## job 101
// cordic_oscillator
module cordic_oscillator #(
    parameter SFIXED_WIDTH = 32,            
    parameter CORDIC_WIDTH = 16,            
    parameter SFIXED_TWO_PI = 32'h6487ED51,          
    parameter SFIXED_ZERO   = 32'd0,
    parameter CORDIC_GAIN   = 16'h26DD           
	 )(
    input  wire                      clk,
    input  wire                      rst,
    input  wire                      ce,
    input  wire signed [SFIXED_WIDTH-1:0] tuning_word,
    output wire signed [CORDIC_WIDTH-1:0] sin_out,
    output wire signed [CORDIC_WIDTH-1:0] cos_out,
    output wire                      valid_out
);
    reg signed [SFIXED_WIDTH-1:0] phase_acc;
    reg signed [SFIXED_WIDTH-1:0] next_phase;
    localparam signed [SFIXED_WIDTH-1:0] TWO_PI_S = SFIXED_TWO_PI;
    always @(posedge clk) begin
        if (rst) begin
            phase_acc <= {SFIXED_WIDTH{1'b0}};
        end
		  else if (ce) begin
            next_phase = phase_acc + tuning_word;
            if (next_phase >= TWO_PI_S)
                phase_acc <= next_phase - TWO_PI_S;
            else if (next_phase < 0)
                phase_acc <= next_phase + TWO_PI_S;
            else
                phase_acc <= next_phase;
        end
    end
    wire signed [CORDIC_WIDTH-1:0] x_fixed  = CORDIC_GAIN;   
    wire signed [CORDIC_WIDTH-1:0] y_fixed  = {CORDIC_WIDTH{1'b0}};
    wire signed [CORDIC_WIDTH-1:0] x_out;
    wire signed [CORDIC_WIDTH-1:0] y_out;
    wire        valid_pipe;
	 cordic_pipelined cordic_inst (
  ...
clock: 3.42 ns
lec_check: 0
cap_margin: 20
core_margin: 2
core_utilization: 70
cts_cluster_diameter: 53
cts_cluster_size: 44
setup_slack_margin: 0.99
slew_margin: 20
run.sh (not shown) runs the stock make flow with config.mk's settings and CLKGATE_MAP_FILE=.
The flow ended early for job 101: it failed with a tool error in global routing (5_1_grt).
Inputs modified between job 101 and job 102:
# job 101
export LEC_CHECK = 0
export CAP_MARGIN = 20
export CORE_MARGIN = 2
export CORE_UTILIZATION = 70
export CTS_CLUSTER_DIAMETER = 53
export CTS_CLUSTER_SIZE = 44
export SETUP_SLACK_MARGIN = 0.99
export SLEW_MARGIN = 20
create_clock -name core_clock -period 3.42 [get_ports {clk}]
# job 102
export LEC_CHECK = 0
export CAP_MARGIN = 20
export CORE_MARGIN = 2
export CORE_UTILIZATION = 66
export SLEW_MARGIN = 20
create_clock -name core_clock -period 4.25 [get_ports {clk}]
Findings:
From job 101 to job 102 the numbers moved as follows: number of placement rows rose by 4; detailed placer's ending HPWL lower.
Job 102 reached the final stage; the timing, design-rule and antenna checks on its layout passed.
Against job 101, die area in job 102 came out worse.
#### Input delta (job 103 over job 102)
# job 102
export LEC_CHECK = 0
export CAP_MARGIN = 20
export CORE_MARGIN = 2
export CORE_UTILIZATION = 66
export SLEW_MARGIN = 20
create_clock -name core_clock -period 4.25 [get_ports {clk}]
# job 103
export LEC_CHECK = 0
export CAP_MARGIN = 20
export CORE_MARGIN = 2
export CORE_UTILIZATION = 65
export SLEW_MARGIN = 20
create_clock -name core_clock -period 5.08 [get_ports {clk}]
==> results <==
Comparing job 102 and job 103, the lower worst-case reg-to-reg path depth is on job 103.
Number of logic stages on the critical path including buffering (lower): job 103
Relative to job 102, proportion of final cell area spent on non-clock buffers has decreased by 1.9 points in job 103.
Going from job 102 to job 103, die area has increased; non-clock buffer total of the final layout has decreased; wire length has decreased; maximum number of pins on one net before global-route repair has increased.
Job 102 finished every step from synthesis to the final layout, and the layout passed the timing, design-rule and antenna checks.
Job 103 completed; timing, DRC and antenna clean
Job 103 ends up with a post-route core utilization that is 3.1 points lower than in job 102.
Max number of search-and-repair iterations in the first detailed-routing pass across job 102 and job 103: job 103
--- input diff job 103..job 104 ---
# job 103
export LEC_CHECK = 0
export CAP_MARGIN = 20
export CORE_MARGIN = 2
export CORE_UTILIZATION = 65
export SLEW_MARGIN = 20
create_clock -name core_clock -period 5.08 [get_ports {clk}]
# job 104
export LEC_CHECK = 0
export CAP_MARGIN = 20
export CORE_MARGIN = 2
export CORE_UTILIZATION = 70
export CTS_CLUSTER_DIAMETER = 268
export CTS_CLUSTER_SIZE = 35
export SLEW_MARGIN = 20
create_clock -name core_clock -period 2.66 [get_ports {clk}]
Notes after the runs:
- Comparing job 103 and job 104, the lower final HPWL from detailed placement was measured on job 103.
- Run status, job 104: aborted in clock tree synthesis (4_1_cts), error DPL-0038
- Per the comparison of job 104 with job 103, row count lower; horizontal extent of the die -about 3.6%.
- Floorplan-stage core utilization for job 104 is higher than for job 103.
- In job 104, the placed cell count came out 1,917 above the value in job 103.
- Compared with job 103, in job 104 summed standard-cell area reported by yosys now sits at about the same level, die size now sits lower, height of the chip now sits lower.
- Where core region area is concerned, job 103 is outperformed by job 104.
- On worst slack after detailed placement, job 103 beats job 104.

* * *

Starting RTL as in the previous note.
make LEC_CHECK=0 CAP_MARGIN=20 CORE_MARGIN=2 CORE_UTILIZATION=72 PLACE_DENSITY_LB_ADDON=0.23 SETUP_SLACK_MARGIN=1.49 SLEW_MARGIN=20 finish   # period 5.14 ns
Change:
--- a/flow/config.mk
+++ b/flow/config.mk
@@ -10,3 +10 @@
-export CORE_UTILIZATION = 72
-export PLACE_DENSITY_LB_ADDON = 0.23
-export SETUP_SLACK_MARGIN = 1.49
+export CORE_UTILIZATION = 40
==> flow/constraint.sdc (replaced) <==
create_clock -name core_clock -period 5.08 [get_ports {clk}]
set_input_delay 1.0160 -clock core_clock [delete_from_list [all_inputs] [get_ports {clk}]]
set_output_delay 1.0160 -clock core_clock [all_outputs]
set_load 0.01 [all_outputs]
Register-to-register slack degrades by 0.02 ns.
Global-route usage falls by 18 points.
Final area falls by a little under a tenth.
Core utilization falls by 44 points.
Clock-buffer cell count rises by 19.

* * *

Starting RTL as in the previous note.
clock: 5.5 ns
lec_check: 0
abc_area: 1
cap_margin: 20
cell_pad_in_sites_global_placement: 0
core_aspect_ratio: 1.69
core_margin: 2
core_utilization: 40
cts_cluster_size: 95
gpl_routability_driven: 0
gpl_timing_driven: 0
max_routing_layer: met4
min_routing_layer: met1
slew_margin: 10
Then changed:
ABC_AREA = default   (was 1)
CELL_PAD_IN_SITES_GLOBAL_PLACEMENT = default   (was 0)
CORE_ASPECT_RATIO = default   (was 1.69)
CORE_UTILIZATION = 72   (was 40)
CTS_CLUSTER_SIZE = default   (was 95)
GPL_ROUTABILITY_DRIVEN = default   (was 0)
GPL_TIMING_DRIVEN = default   (was 0)
MAX_ROUTING_LAYER = default   (was met4)
MIN_ROUTING_LAYER = default   (was met1)
SETUP_SLACK_MARGIN = 0.62   (was default)
SLEW_MARGIN = 20   (was 10)
clock period = 4.25 ns   (was 5.5 ns; I/O delays follow)
The new run finished with setup timing left.
Setup slack is worse by 0.69 ns.
Cell area increases by 10%.
Via count increases by 12%.
Then changed:
CTS_CLUSTER_SIZE = 46   (was default)
SETUP_SLACK_MARGIN = -0.26   (was 0.62)
clock period = 3.36 ns   (was 4.25 ns; I/O delays follow)
Effect: The new run failed in 5_1_grt; die area does not change; area after synthesis is unchanged; synthesized cell count is unchanged.
Then changed:
CORE_UTILIZATION = 70   (was 72)
CTS_CLUSTER_SIZE = 36   (was 46)
SETUP_SLACK_MARGIN = -0.27   (was -0.26)
clock period = 3.47 ns   (was 3.36 ns; I/O delays follow)
Now the flow finished but fails on setup timing.
Die area is higher by 2.8%.
Area after synthesis stays the same.
Synthesized cell count stays the same.
Then changed:
CTS_CLUSTER_DIAMETER = 268   (was default)
CTS_CLUSTER_SIZE = 35   (was 36)
SETUP_SLACK_MARGIN = default   (was -0.27)
TNS_END_PERCENT = 70   (was default)
clock period = 2.62 ns   (was 3.47 ns; I/O delays follow)
The changed run ended with an error in 4_1_cts, error DPL-0038.
Synthesized cell count does not change.
Synthesized area stays the same.
Die size does not change.
Then changed:
CTS_CLUSTER_DIAMETER = 351   (was 268)
CTS_CLUSTER_SIZE = default   (was 35)
SETUP_SLACK_MARGIN = -0.33   (was default)
TNS_END_PERCENT = default   (was 70)
clock period = 3.47 ns   (was 2.62 ns; I/O delays follow)
=> The changed run reached the layout checks and failed them: setup timing; die area is unchanged; area after synthesis is unchanged; synthesized cell count is unchanged.

* * *

== JK ==
Starting RTL as in the previous note.
Design cordic_oscillator, start of the top module:
module cordic_oscillator #(
    parameter SFIXED_WIDTH = 32,            
    parameter CORDIC_WIDTH = 16,            
    parameter SFIXED_TWO_PI = 32'h6487ED51,          
    parameter SFIXED_ZERO   = 32'd0,
    parameter CORDIC_GAIN   = 16'h26DD           
	 )(
    input  wire                      clk,
    input  wire                      rst,
    input  wire                      ce,
    input  wire signed [SFIXED_WIDTH-1:0] tuning_word,
    output wire signed [CORDIC_WIDTH-1:0] sin_out,
    output wire signed [CORDIC_WIDTH-1:0] cos_out,
    output wire                      valid_out
);
    reg signed [SFIXED_WIDTH-1:0] phase_acc;
    reg signed [SFIXED_WIDTH-1:0] next_phase;
    localparam signed [SFIXED_WIDTH-1:0] TWO_PI_S = SFIXED_TWO_PI;
    always @(posedge clk) begin
        if (rst) begin
            phase_acc <= {SFIXED_WIDTH{1'b0}};
        end
		  else if (ce) begin
            next_phase = phase_acc + tuning_word;
            if (next_phase >= TWO_PI_S)
                phase_acc <= next_phase - TWO_PI_S;
            else if (next_phase < 0)
  ...
clock: 8.41 ns
lec_check: 0
abc_area: 1
cap_margin: 20
cell_pad_in_sites_global_placement: 1
core_margin: 2
core_utilization: 36
cts_cluster_diameter: 125
gpl_routability_driven: 1
gpl_timing_driven: 0
max_routing_layer: met4
place_density_lb_addon: 0.21
setup_slack_margin: 0.7
slew_margin: 20
[inputs] MS vs JK
- MAX_ROUTING_LAYER no longer set, was met4
- CELL_PAD_IN_SITES_GLOBAL_PLACEMENT no longer set, was 1
- GPL_TIMING_DRIVEN no longer set, was 0
- CTS_CLUSTER_SIZE now 36, previously not set
- GPL_ROUTABILITY_DRIVEN no longer set, was 1
- CORE_UTILIZATION now 70, was 36
- SETUP_SLACK_MARGIN now -0.33, was 0.7
- ABC_AREA no longer set, was 1
- PLACE_DENSITY_LB_ADDON no longer set, was 0.21
- CTS_CLUSTER_DIAMETER no longer set, was 125
- the clock period (ns, I/O delays scaled along) now 3.33, was 8.41
## What came out
The flow ended early for MS: it failed with a tool error in 5_1_grt.
The main logic family after synthesis comes out AND-OR/OR-AND gates in one run and simple AND/OR/NAND/NOR gates in the other, namely in MS and JK respectively.
[MS] synthesized-area fraction occupied by adder cells rose 0.39 points relative to JK
MS vs. JK: floorplan die width down 130 µm; number of placed cells counting well taps has decreased.
Re area after synthesis: MS is 2.2% down on JK.
What AL does differently from MS at the input level:
- a change of CORE_UTILIZATION from 70 to 26
- a deleted CTS_CLUSTER_SIZE that had been 36
- a deleted SETUP_SLACK_MARGIN that had been -0.33
- a change of the clock period (ns, I/O delays scaled along) from 3.33 to 6.56
### Flow results
Every stage of the flow completed for AL, and the final layout passed the timing, design-rule and antenna checks.
Summary of AL over MS: number of clock buffers inserted by TritonCTS now sits higher; floorplan die width increased by about 60% relative to the old numbers; post-CTS setup buffer count now smaller.
Edits applied to the flow inputs when going from AL to TR:
- swapping 20 for 0 in CAP_MARGIN
- putting ABC_AREA at 1 where nothing was set
- swapping 26 for 72 in CORE_UTILIZATION
- putting PLACE_DENSITY at 0.8 where nothing was set
- swapping 6.56 for 3.73 in the clock period (ns, I/O delays scaled along)
- TR finished all stages; however, its layout fails the closing checks, the failures being setup timing.
- met4 as the uppermost signal routing layer after detailed routing was reported by AL, and met5 by TR.
- In TR the total wirelength of the detailed-routed design turned out about 50% higher than in AL.
- AL -> TR: number of buffers created by CTS decreased slightly
